// uart_rx
module uart_rx
  #(parameter CLKS_PER_BIT = 104)
  (
   input        i_Clock,
   input        i_Rst,
   input        i_Rx_Serial,
   output reg [15:0] o_Rx_Byte,
  output reg square_wave,
  output reg pin1,
  output  reg pin2
  );
make LEC_CHECK=0 CAP_MARGIN=20 CORE_ASPECT_RATIO=0.5 CORE_MARGIN=2 CORE_UTILIZATION=61 CTS_CLUSTER_DIAMETER=96 CTS_CLUSTER_SIZE=32 SLEW_MARGIN=20 TNS_END_PERCENT=5 finish   # period 100.0 ns
run.sh (not shown) runs the stock make flow with config.mk's settings and CLKGATE_MAP_FILE=.
The first run ran to the end with no violations.
Change:
Settings changed: CORE_ASPECT_RATIO 0.5 to 1.44, CORE_UTILIZATION 61 to 40, CTS_CLUSTER_DIAMETER 96 to unset, CTS_CLUSTER_SIZE 32 to 49, TNS_END_PERCENT 5 to unset.
Result:
- hold slack gets better by 0.0090 ns
- synthesized area does not change
- global-route usage goes down by 13 points
- cell area rises by 1.4%
- via count went down by 4.3%
- worst setup slack is better by 0.76 ns
Change:
Settings changed: CORE_ASPECT_RATIO 1.44 to unset, CORE_UTILIZATION 40 to 28, CTS_CLUSTER_SIZE 49 to unset.
Result: Core utilization fell by 13 points; worst setup slack gets worse by 0.88 ns; fmax fell slightly.
Change:
Settings changed: CORE_ASPECT_RATIO set to 1.85, CORE_UTILIZATION 28 to 54.
Effect: Worst setup slack gets worse by 0.056 ns; area after synthesis stays the same; final cell count falls by roughly a tenth; fmax hardly moves.
Change:
Settings changed: ABC_AREA set to 1, CORE_ASPECT_RATIO 1.85 to unset, CORE_UTILIZATION 54 to 72.
=> Design area goes down by 4.9%; fmax rose by 16%; die area falls by 27%.

---

Setup of run A:
uart_rx again, from the RTL that the note above started with.
Settings: LEC_CHECK=0, ABC_AREA=1, CAP_MARGIN=20, CORE_MARGIN=2, CORE_UTILIZATION=72, CTS_CLUSTER_DIAMETER=231, CTS_CLUSTER_SIZE=64, PLACE_DENSITY_LB_ADDON=0.2, SLEW_MARGIN=20; clock period 60.3 ns.
Run A: it failed with a tool error in global routing (5_1_grt), so there are no final results.
Inputs modified between run A and run B:
Settings: CTS_CLUSTER_SIZE no longer set, was 64; CTS_CLUSTER_DIAMETER no longer set, was 231; MAX_ROUTING_LAYER now met4, previously not set; the clock period (ns, I/O delays scaled along) now 74.9, was 60.3.
--- outcome ---
- ~same tally of unique sky130hd cells used after synthesis in run B and run A
- Run A -> run B: sink count of the clock tree delta 0, exact match
- Share of the yosys chip area belonging to registers across run B and run A: no real change.
- Going from run A to run B, the pre-CTS setup slack was found to have gone up by 2.18 ns.
- Fraction of the core area occupied by cells at floorplan came out exactly the same in run B and run A.
- Diff run A -> run B: number of gates given a new drive strength after cts has decreased; post-CTS setup repair buffer count has decreased.
- Run B went all the way through synthesis, placement and routing and the layout is clean on timing, DRC and antenna.
The following lists how run C was set up differently from run B:
Settings: a deleted PLACE_DENSITY_LB_ADDON that had been 0.2; a deleted MAX_ROUTING_LAYER that had been met4; a change of CORE_UTILIZATION from 72 to 45; a deleted ABC_AREA that had been 1; a change of the clock period (ns, I/O delays scaled along) from 74.9 to 52.1.
--- outcome ---
Run C: arrival time reported for the critical path endpoint 2.45 ns above run B. Clock skew delta (run C -> run B): insignificant. Among run B and run C, a clean, completed layout was produced by run B alone. [run C] flow finished | final checks: failed | reasons: setup timing. Going from run B to run C, total non-filler cell area in the finished layout climbed 18000 sq um; area overhead of the layout relative to synthesis moved up; footprint of the flip-flops and latches comparable; critical path depth dropped 31.
What run D does differently from run C at the input level:
Settings: CORE_UTILIZATION: 45 -> 40; the clock period (ns, I/O delays scaled along): 52.1 -> 100.0.
--- outcome ---
Run D: PASS, flow complete, no timing, DRC or antenna violations. Changes observed in run D relative to run C: final area fell 34%, die outline height rose about 6%. Of run D and run C, the run reporting the higher length in cells of the worst reg-to-reg path was run C. Count of standard-cell rows: run D and run C compared, lower one is run C. Lower global-route usage among run D and run C: run D. Between run D and run C, post-cts sizing count is higher for run C, run D comes in under that. Comparing run D and run C, the higher relative area change from synthesis to final layout was measured on run C. On total die area, run C beats run D. Taking run C as 1.0, run D lands at 0.80 on total via count after detailed routing.

---

uart_rx again, from the RTL that the note above started with.
Settings: LEC_CHECK=0, CAP_MARGIN=20, CORE_ASPECT_RATIO=0.5, CORE_MARGIN=2, CORE_UTILIZATION=39, CTS_CLUSTER_DIAMETER=96, CTS_CLUSTER_SIZE=98, GPL_ROUTABILITY_DRIVEN=0, GPL_TIMING_DRIVEN=0, PLACE_DENSITY=0.43, SLEW_MARGIN=20, TNS_END_PERCENT=95; clock period 100.0 ns.
Next try:
==> flow/config.mk (replaced) <==
export PLATFORM = sky130hd
export DESIGN_NAME = uart_rx
export DESIGN_NICKNAME = uart_rx
export VERILOG_FILES = /design/flow/design.v
export SDC_FILE = /design/flow/constraint.sdc
export NUM_CORES = 4
export LEC_CHECK = 0
export CAP_MARGIN = 20
export CORE_ASPECT_RATIO = 0.5
export CORE_MARGIN = 2
export CORE_UTILIZATION = 40
export GPL_ROUTABILITY_DRIVEN = 0
export SLEW_MARGIN = 20
The changed run completed with no timing, DRC or antenna violations.
Sequential share of layout area came out higher by 0.28 points.
Clock skew increases by 0.020 ns.
Routed wire length goes down by 9.1%.
Worst hold slack got worse by 0.0048 ns.
Next try:
--- a/flow/config.mk
+++ b/flow/config.mk
@@ -9,5 +9,8 @@
 export CORE_ASPECT_RATIO = 0.5
 export CORE_MARGIN = 2
-export CORE_UTILIZATION = 40
-export GPL_ROUTABILITY_DRIVEN = 0
+export CORE_UTILIZATION = 61
+export CTS_CLUSTER_DIAMETER = 96
+export CTS_CLUSTER_SIZE = 98
+export PLACE_DENSITY = 0.43
 export SLEW_MARGIN = 20
+export TNS_END_PERCENT = 95
- The changed run went through all stages and came out clean
- non-clock buffer count falls by 5
- final cell count came out lower by 6.9%
- register-to-register slack degrades by 0.42 ns
- global-route usage goes up by 12 points
- routed wire length decreases by 1.2%
- count of clock-buffer cells in the layout falls by 6
Next try:
==> flow/config.mk (replaced) <==
export PLATFORM = sky130hd
export DESIGN_NAME = uart_rx
export DESIGN_NICKNAME = uart_rx
export VERILOG_FILES = /design/flow/design.v
export SDC_FILE = /design/flow/constraint.sdc
export NUM_CORES = 4
export LEC_CHECK = 0
export CAP_MARGIN = 20
export CORE_ASPECT_RATIO = 1.2
export CORE_MARGIN = 2
export CORE_UTILIZATION = 72
export SLEW_MARGIN = 20
After rerunning:
- design area fell by 0.33%
- area after synthesis stays the same
- global-route usage went up by 4.9 points
- setup slack gets better by 0.50 ns
- routed wire length came out lower by 5.7%
- register-to-register slack improved by 0.50 ns
- first-iteration DRC count grows by 1.1%
- core utilization increases by 12 points
- clock-buffer cell count increases by 1
- flip-flop count does not change
- die size fell by 15%
Next try:
--- a/flow/config.mk
+++ b/flow/config.mk
@@ -7,6 +7,6 @@
 export LEC_CHECK = 0
 export CAP_MARGIN = 20
-export CORE_ASPECT_RATIO = 1.2
-export CORE_MARGIN = 2
-export CORE_UTILIZATION = 72
+export CORE_ASPECT_RATIO = 1.84
+export CORE_MARGIN = 10
+export CORE_UTILIZATION = 54
 export SLEW_MARGIN = 20
The changed run went through all stages and came out clean.
Maximum frequency goes down by 0.36%.
First-iteration DRC count goes down by 38%.
Global-route usage goes down by 10 points.
Routed wire length goes up by 17%.
Register-to-register slack got worse by 0.33 ns.
Cell area goes up by 0.83%.
Via count goes down by about 1.5%.
Hold slack got worse by 0.024 ns.
Next try:
--- a/flow/config.mk
+++ b/flow/config.mk
@@ -7,6 +7,7 @@
 export LEC_CHECK = 0
 export CAP_MARGIN = 20
-export CORE_ASPECT_RATIO = 1.84
-export CORE_MARGIN = 10
+export CORE_ASPECT_RATIO = 0.5
+export CORE_MARGIN = 2
 export CORE_UTILIZATION = 54
+export GPL_ROUTABILITY_DRIVEN = 0
 export SLEW_MARGIN = 20
Outcome: Die size fell by about 13%; via count stays flat; worst setup slack degrades by 0.23 ns; wire length fell by 7.5%; critical path depth fell by 6; non-clock buffer count fell by 4; maximum frequency hardly moves; clock-buffer cell count rose by 1.

---

The RTL this note starts from:
==> flow/design.v <==
module uart_rx
  #(parameter CLKS_PER_BIT = 104)
  (
   input        i_Clock,
   input        i_Rst,
   input        i_Rx_Serial,
   output reg [15:0] o_Rx_Byte,
  output reg square_wave,
  output reg pin1,
  output  reg pin2
  );
  parameter s_IDLE         = 3'b000;
  parameter s_RX_START_BIT = 3'b001;
  parameter s_RX_DATA_BITS = 3'b010;
  parameter s_RX_STOP_BIT  = 3'b011;
  parameter s_CLEANUP      = 3'b100;
  reg  [7:0] data_check;
  reg [7:0] first_8bit;
  reg [7:0] second_8bit;
  reg           r_Rx_Data_R;
  reg           r_Rx_Data;
  reg [15:0]     r_Clock_Count;
  reg [4:0]     r_Bit_Index;  
  reg [15:0]     r_Rx_Byte;
  reg [2:0]     r_SM_Main;
wire [60:0] distZ = 61'hFFFFFFFFFFFFFF;
reg [23:0] counter;
reg toggle;
reg toggle_n;
wire [23:0] store;
wire [15:0] distA;
reg [15:0] distB;
reg stop;
reg [15:0] rpm;
assign distA =40*distZ;
assign store = (rpm == 16'd0) ? 24'hFFFFFF : (18 * 100000)/ rpm;
  always @(posedge i_Clock)
    begin
    if (i_Rst)
    begin
      r_Rx_Data_R <= 1'b1;
      r_Rx_Data   <= 1'b1;
      o_Rx_Byte   <= 16'd0;
      rpm         <= 16'd0;
      counter     <= 24'd0;
      toggle      <= 1'b1;
      distB       <= 16'd0;
      stop        <= 1'b0;
      square_wave <= 1'b1;
      pin1        <= 1'b0;
      pin2        <= 1'b0;
    end
    else
    begin
      r_Rx_Data_R <= i_Rx_Serial;
      r_Rx_Data   <= i_Rx_Serial;
     o_Rx_Byte[15:8] <= second_8bit;
     o_Rx_Byte[7:0] <= first_8bit;
     rpm <= {second_8bit, first_8bit};
toggle_n = toggle;
if (stop==0)
begin
counter <= counter + 1;
if (counter >= store )
begin
toggle_n = ~toggle;
toggle <= toggle_n;
counter<=0;
if (second_8bit[7] == 0)
begin
pin1 <= 0;
pin2 <= 1;
end
else
begin
pin1 <= 1;
pin2 <= 0;
end
if (toggle_n==0)
begin
distB <= distB +1;
end
end
if (distB ==distA)
begin
stop <= 1;
end
else
begin
square_wave <= toggle_n;
end
end
end
end
always @(posedge i_Clock)
begin
    if (i_Rst)
    begin
      r_SM_Main     <= s_IDLE;
      r_Clock_Count <= 16'd0;
      r_Bit_Index   <= 5'd0;
      r_Rx_Byte     <= 16'd0;
      data_check    <= 8'h00;
      first_8bit    <= 8'h00;
      second_8bit   <= 8'h00;
    end
    else
      case (r_SM_Main)
        s_IDLE :
          begin
            r_Clock_Count <= 0;
            r_Bit_Index   <= 0;
            if (r_Rx_Data == 1'b0)           
              r_SM_Main <= s_RX_START_BIT;
            else
              r_SM_Main <= s_IDLE;
          end
        s_RX_START_BIT :
          begin
            if (r_Clock_Count == (CLKS_PER_BIT-1)/2)
              begin
                if (r_Rx_Data == 1'b0)
                  begin
                    r_Clock_Count <= 0;   
                    r_SM_Main     <= s_RX_DATA_BITS;
                  end
                else
                  r_SM_Main <= s_IDLE;
              end
            else
              begin
                r_Clock_Count <= r_Clock_Count + 1;
                r_SM_Main     <= s_RX_START_BIT;
              end
          end  
        s_RX_DATA_BITS :
          begin
            if (r_Clock_Count < CLKS_PER_BIT-1)
              begin
                r_Clock_Count <= r_Clock_Count + 1;
                r_SM_Main     <= s_RX_DATA_BITS;
              end
            else
              begin
                r_Clock_Count          <= 0;
                r_Rx_Byte[r_Bit_Index] <= r_Rx_Data;
                if (r_Bit_Index < 8)
                  begin
                    r_Bit_Index <= r_Bit_Index + 1;
                    r_SM_Main   <= s_RX_DATA_BITS;
                  end
                else
                  begin
						 if (data_check == 8'h01)
						 begin
                   first_8bit <= r_Rx_Byte[7:0];
						 data_check <= 8'h00;
						 end
						 if (data_check == 8'h00)
						 begin
					second_8bit <= r_Rx_Byte[7:0];
						 data_check <= 8'h01;
						 end
                    r_Bit_Index <= 0;
                    r_SM_Main   <= s_RX_STOP_BIT;
                  end
              end
          end  
        s_RX_STOP_BIT :
          begin
            if (r_Clock_Count < CLKS_PER_BIT-1)
              begin
                r_Clock_Count <= r_Clock_Count + 1;
                r_SM_Main     <= s_RX_STOP_BIT;
              end
            else
              begin
                r_Clock_Count <= 0;
                r_SM_Main     <= s_CLEANUP;
              end
          end  
        s_CLEANUP :
          begin
            r_SM_Main <= s_IDLE;
          end
        default :
          r_SM_Main <= s_IDLE;
      endcase
    end
endmodule  
Settings: LEC_CHECK=0, ABC_AREA=1, CAP_MARGIN=0, CORE_MARGIN=2, CORE_UTILIZATION=72, CTS_CLUSTER_SIZE=15, GPL_ROUTABILITY_DRIVEN=0, PLACE_DENSITY_LB_ADDON=0.01, SETUP_SLACK_MARGIN=-0.35, SLEW_MARGIN=20; clock period 13.3 ns.
The starting point did not get past detailed placement (3_5_place_dp) (DPL-0038).
Then changed:
- CAP_MARGIN: 0 -> 20
- CTS_CLUSTER_SIZE: 15 -> unset
- GPL_ROUTABILITY_DRIVEN: 0 -> unset
- PLACE_DENSITY_LB_ADDON: 0.01 -> 0.2
- SETUP_SLACK_MARGIN: -0.35 -> unset
- clock period: 13.3 -> 76.2 ns (I/O delays scaled with it)
- The new run produced a clean layout
- area after synthesis does not change
- die size stays the same
- synthesized cell count is unchanged
Then changed:
- ABC_AREA: 1 -> unset
- CORE_UTILIZATION: 72 -> 58
- PLACE_DENSITY_LB_ADDON: 0.2 -> unset
- clock period: 76.2 -> 52.1 ns (I/O delays scaled with it)
The new run ended with an error in global routing (5_1_grt).
Die area rose by 27%.
Synthesized cell count fell by 12%.
Area after synthesis increases by 3.2%.
Then changed:
- CORE_UTILIZATION: 58 -> 54
- CTS_CLUSTER_SIZE: unset -> 69
- clock period: 52.1 -> 152.0 ns (I/O delays scaled with it)
Result: With this change the flow ran to the end with no violations. Area after synthesis stays the same. Die area went up by 7.3%. Synthesized cell count does not change.
